==> flow/design.v (excerpt) <==
module CPUSystem(Clock, Reset, T, Mem_Address, Mem_WData, Mem_RData, Mem_Read, Mem_Write);
    input wire Clock;
    input wire Reset;
    output wire [7:0] T;
    output wire [15:0] Mem_Address;
    output wire [7:0] Mem_WData;
    input wire [7:0] Mem_RData;
    output wire Mem_Read;
    output wire Mem_Write;
    reg [2:0] RF_OutASel, RF_OutBSel, RF_FunSel;
    reg [3:0] RF_RegSel, RF_ScrSel;
    reg [4:0] ALU_FunSel;
    reg ALU_WF;
    reg [1:0] ARF_OutCSel, ARF_OutDSel;
    reg [2:0] ARF_FunSel, ARF_RegSel;
    reg IR_LH, IR_Write;
    reg Mem_WR, Mem_CS;
    reg [1:0] MuxASel, MuxBSel;
    reg MuxCSel;
    reg [5:0] D;
    reg [1:0] RSEL;
    reg S;
    reg [2:0] DSTREG, SREG1, SREG2;
    reg [7:0] _T;
    reg [7:0] T_n;
    reg [2:0] q_RF_OutASel, q_RF_OutBSel, q_RF_FunSel;
    reg [3:0] q_RF_RegSel, q_RF_ScrSel;
    reg [4:0] q_ALU_FunSel;
    reg q_ALU_WF;
    reg [1:0] q_ARF_OutCSel, q_ARF_OutDSel;
    reg [2:0] q_ARF_FunSel, q_ARF_RegSel;
    reg q_IR_LH, q_IR_Write;
    reg q_Mem_WR, q_Mem_CS;
    reg [1:0] q_MuxASel, q_MuxBSel;
    reg q_MuxCSel;
    reg [5:0] q_D;
    reg [1:0] q_RSEL;
    reg q_S;
    reg [2:0] q_DSTREG, q_SREG1, q_SREG2;
    reg [7:0] q_T;
    reg [7:0] q_Tout;
    wire [15:0] IRNext;
    wire [3:0] FlagsNext;
    ArithmeticLogicUnitSystem _ALUSystem(.RF_OutASel(q_RF_OutASel), .RF_OutBSel(q_RF_OutBSel), .RF_FunSel(q_RF_FunSel),
        .RF_RegSel(q_RF_RegSel), .RF_ScrSel(q_RF_ScrSel), .ALU_FunSel(q_ALU_FunSel), .ALU_WF(q_ALU_WF), .ARF_OutCSel(q_ARF_OutCSel),
        .ARF_OutDSel(q_ARF_OutDSel), .ARF_FunSel(q_ARF_FunSel), .ARF_RegSel(q_ARF_RegSel), .IR_LH(q_IR_LH), .IR_Write(q_IR_Write),
        .Mem_WR(q_Mem_WR), .Mem_CS(q_Mem_CS), .MuxASel(q_MuxASel), .MuxBSel(q_MuxBSel), .MuxCSel(q_MuxCSel), .Clock(Clock),
        .Reset(Reset), .MemData(Mem_RData), .Address(Mem_Address), .MuxCOut(Mem_WData), .IRNext(IRNext), .FlagsNext(FlagsNext)
    );
    assign T = q_Tout;
    assign Mem_Read = ~q_Mem_CS & ~q_Mem_WR;
  ...
Size: roughly 4300 cells after synthesis, roughly 240 flip-flops, ~44 I/O pins, roughly 24000 sq um of cells after synthesis.
Settings: LEC_CHECK=0, ABC_AREA=1, CAP_MARGIN=20, CORE_ASPECT_RATIO=0.99, CORE_MARGIN=2, CORE_UTILIZATION=72, CTS_CLUSTER_SIZE=78, HOLD_SLACK_MARGIN=0.07, PLACE_DENSITY=0.35, SLEW_MARGIN=20; clock period 5.11 ns.
run.sh (not shown) runs the stock make flow with config.mk's settings and CLKGATE_MAP_FILE=.
The starting point reached the layout checks and failed them: setup timing.
Next try:
- ABC_AREA: 1 -> not set
- CORE_ASPECT_RATIO: 0.99 -> not set
- CORE_UTILIZATION: 72 -> 37
- CTS_CLUSTER_SIZE: 78 -> not set
- HOLD_SLACK_MARGIN: 0.07 -> not set
- PLACE_DENSITY: 0.35 -> not set
- clock period: 5.11 -> 9.2 ns (I/O delays scaled with it)
Now the flow finished clean.
Wire length rises by a few percent.
Final cell count falls by roughly a tenth.
Hold slack is worse by 0.0031 ns.
Total power falls by well over a third.
Global-route usage falls by 24 points.
Next try:
- ABC_AREA: not set -> 1
- CORE_UTILIZATION: 37 -> 41
- PLACE_DENSITY_LB_ADDON: not set -> 0.09
- clock period: 9.2 -> 12.0 ns (I/O delays scaled with it)
What happened:
- setup slack gains 2.9 ns
- sequential power decreases by about 10%
- cell area increases by 1.5%
- count of clock-buffer cells in the layout increases by 1
- cell count increases by 18%
- synthesized cell count increases by 20%
Next try:
- ABC_AREA: 1 -> not set
- CORE_UTILIZATION: 41 -> 60
- PLACE_DENSITY_LB_ADDON: 0.09 -> not set
- clock period: 12.0 -> 8.38 ns (I/O delays scaled with it)
What happened: The changed run passed the timing, DRC and antenna checks; sequential share of layout area goes up by 0.65 points; count of clock-buffer cells in the layout goes down by 10; non-clock buffer count goes up by 26; combinational power goes down by 35%.
Next try:
- CORE_MARGIN: 2 -> 4
- CORE_UTILIZATION: 60 -> 40
- SLEW_MARGIN: 20 -> 40
- clock period: 8.38 -> 11.7 ns (I/O delays scaled with it)
After rerunning:
- The new run completed with no timing, DRC or antenna violations
- register-to-register slack improved by 3.2 ns
- clock-buffer cell count climbs by 1
- synthesized cell count does not change

========
CPUSystem again, from the RTL that the note above started with.
export LEC_CHECK = 0
export CAP_MARGIN = 40
export CELL_PAD_IN_SITES_DETAIL_PLACEMENT = 2
export CELL_PAD_IN_SITES_GLOBAL_PLACEMENT = 1
export CORE_MARGIN = 7
export CORE_UTILIZATION = 40
export CTS_CLUSTER_DIAMETER = 280
export GPL_ROUTABILITY_DRIVEN = 0
export GPL_TIMING_DRIVEN = 0
export MAX_ROUTING_LAYER = met4
export SLEW_MARGIN = 0
create_clock -name core_clock -period 11.7 [get_ports {Clock}]
The starting point finished with timing, DRC and antenna clean.
==> next run, changes <==
- CAP_MARGIN: 40 -> 20
- CELL_PAD_IN_SITES_DETAIL_PLACEMENT: 2 -> not set
- CELL_PAD_IN_SITES_GLOBAL_PLACEMENT: 1 -> not set
- CORE_MARGIN: 7 -> 2
- CTS_CLUSTER_DIAMETER: 280 -> not set
- GPL_ROUTABILITY_DRIVEN: 0 -> not set
- GPL_TIMING_DRIVEN: 0 -> not set
- MAX_ROUTING_LAYER: met4 -> not set
- SLEW_MARGIN: 0 -> 20
- clock period: 11.7 -> 12.0 ns (I/O delays scaled with it)
Result: The new run went through all stages and came out clean; wire length fell by a quarter to a third; critical path depth is lower by 4; cell area decreases by a few percent; setup slack gains 0.86 ns.
==> next run, changes <==
- CORE_UTILIZATION: 40 -> 72
- clock period: 12.0 -> 6.17 ns (I/O delays scaled with it)
Outcome: With this change the flow reached the layout checks and failed them: setup timing. Combinational power rose by about 110%. Synthesized cell count is unchanged. Power rose by 110%. Worst setup slack got worse by 3.1 ns. Final area rose by 3.8%.

========
== tundra ==
Starting RTL as in the previous note.
make LEC_CHECK=0 ABC_AREA=1 CAP_MARGIN=10 CELL_PAD_IN_SITES_DETAIL_PLACEMENT=0 CELL_PAD_IN_SITES_GLOBAL_PLACEMENT=0 CORE_ASPECT_RATIO=0.82 CORE_MARGIN=2 CORE_UTILIZATION=72 CTS_CLUSTER_DIAMETER=231 GPL_ROUTABILITY_DRIVEN=1 MAX_ROUTING_LAYER=met5 MIN_ROUTING_LAYER=met1 PLACE_DENSITY=0.37 SETUP_SLACK_MARGIN=-0.06 SLEW_MARGIN=30 finish   # period 5.11 ns
Nothing crashed in tundra and all stages finished; the problem is that the final layout failed, the offending checks being setup timing.
> inputs changed (tundra -> lagoon)
==> flow/config.mk <==
export PLATFORM = sky130hd
export DESIGN_NAME = CPUSystem
export DESIGN_NICKNAME = CPUSystem
export VERILOG_FILES = /design/flow/design.v
export SDC_FILE = /design/flow/constraint.sdc
export NUM_CORES = 4
export LEC_CHECK = 0
export ABC_AREA = 1
export CAP_MARGIN = 0
export CORE_MARGIN = 2
export CORE_UTILIZATION = 72
export CTS_CLUSTER_DIAMETER = 172
export CTS_CLUSTER_SIZE = 10
export SLEW_MARGIN = 20
==> flow/constraint.sdc <==
create_clock -name core_clock -period 4.38 [get_ports {Clock}]
set_input_delay 0.8760 -clock core_clock [delete_from_list [all_inputs] [get_ports {Clock}]]
set_output_delay 0.8760 -clock core_clock [all_outputs]
set_load 0.01 [all_outputs]
Findings:
Diff tundra..lagoon | area fraction in and, or, nand and nor cells | unchanged
On number of sinks on the clock net, lagoon tracks tundra almost exactly.
As the logs show, lagoon stopped at 5_1_grt after a tool error, so it never reached the end of the flow.
lagoon -> tundra: die size flat
Going from tundra to lagoon, number of cells in the design after placement has increased; post-CTS setup buffer count has increased; die outline width shows a reduction of about 9%; fraction of registers with async set/reset has remained practically unchanged.
The following lists how willow was set up differently from lagoon:
diff --git a/flow/config.mk b/flow/config.mk
--- a/flow/config.mk
+++ b/flow/config.mk
@@ -8,7 +8,6 @@
 export ABC_AREA = 1
-export CAP_MARGIN = 0
+export CAP_MARGIN = 20
 export CORE_MARGIN = 2
 export CORE_UTILIZATION = 72
-export CTS_CLUSTER_DIAMETER = 172
-export CTS_CLUSTER_SIZE = 10
+export PLACE_DENSITY_LB_ADDON = 0.19
 export SLEW_MARGIN = 20
==> flow/constraint.sdc <==
create_clock -name core_clock -period 5.32 [get_ports {Clock}]
set_input_delay 1.0640 -clock core_clock [delete_from_list [all_inputs] [get_ports {Clock}]]
set_output_delay 1.0640 -clock core_clock [all_outputs]
set_load 0.01 [all_outputs]
Results
The flow for willow finished, though final verification flagged setup timing.
For multiplexer area fraction after synthesis, willow and lagoon come out practically identical.
Number of flops mapped to enable cells by yosys of lagoon is on par with willow.
Summary of willow over lagoon: post-CTS repair timing setup buffer count went down about 65%; core outline area held; number of buffer cells added on primary ports held; worst setup slack after placement now sits higher.

========
the reference run:
Starting RTL as in the previous note.
==> flow/design.v (excerpt) <==
module CPUSystem(Clock, Reset, T, Mem_Address, Mem_WData, Mem_RData, Mem_Read, Mem_Write);
Settings: LEC_CHECK=0, CAP_MARGIN=40, CELL_PAD_IN_SITES_DETAIL_PLACEMENT=2, CELL_PAD_IN_SITES_GLOBAL_PLACEMENT=0, CORE_MARGIN=7, CORE_UTILIZATION=40, CTS_CLUSTER_DIAMETER=280, GPL_ROUTABILITY_DRIVEN=0, GPL_TIMING_DRIVEN=0, MAX_ROUTING_LAYER=met4, SETUP_SLACK_MARGIN=-0.64, SLEW_MARGIN=0; clock period 8.81 ns.
FAIL the reference run @ global routing (5_1_grt): tool exited with error
#### Input delta (the trial run over the reference run)
Settings: CTS_CLUSTER_DIAMETER: 280 -> unset; SLEW_MARGIN: 0 -> 20; SETUP_SLACK_MARGIN: -0.64 -> 2.61; CAP_MARGIN: 40 -> 20; CORE_MARGIN: 7 -> 2; CORE_UTILIZATION: 40 -> 66; GPL_ROUTABILITY_DRIVEN: 0 -> unset; CELL_PAD_IN_SITES_DETAIL_PLACEMENT: 2 -> unset; CELL_PAD_IN_SITES_GLOBAL_PLACEMENT: 0 -> unset; MAX_ROUTING_LAYER: met4 -> unset; GPL_TIMING_DRIVEN: 0 -> unset; the clock period (ns, I/O delays scaled along): 8.81 -> 9.71.
Findings:
- Looking at setup fix buffers added after clock tree synthesis, the trial run sits 20 above the reference run.
- The trial run ended up with a higher post-placement worst setup slack than the reference run did.
- | number of standard-cell rows in the floorplan | the trial run vs the reference run | 20 lower |
- Cmp the trial run and the reference run / initial core utilization / lower: the reference run
- Diff the trial run..the reference run | post-synthesis share of cell area spent on and-or and or-and gates | unchanged
- Row total of cells resized after clock tree synthesis: the trial run higher / the reference run lower
- The flow did not stop early for the trial run: all stages ran, and the layout cleared the timing, DRC and antenna checks.
- Relative to the reference run, area enclosed by the die boundary has decreased by 43% in the trial run.
- The trial run reports a lower H-tree depth than the reference run does.
- Reported for the trial run and the reference run, area of the synthesized netlist per yosys stat turned out identical to the last digit.
- Summary: with the reference run as the reference, final HPWL from detailed placement in the trial run moved down by more than half.
- The placeable core region in the trial run was lower than what the reference run gave.
No activity file was given, so power comes from the tool's default toggle rates.
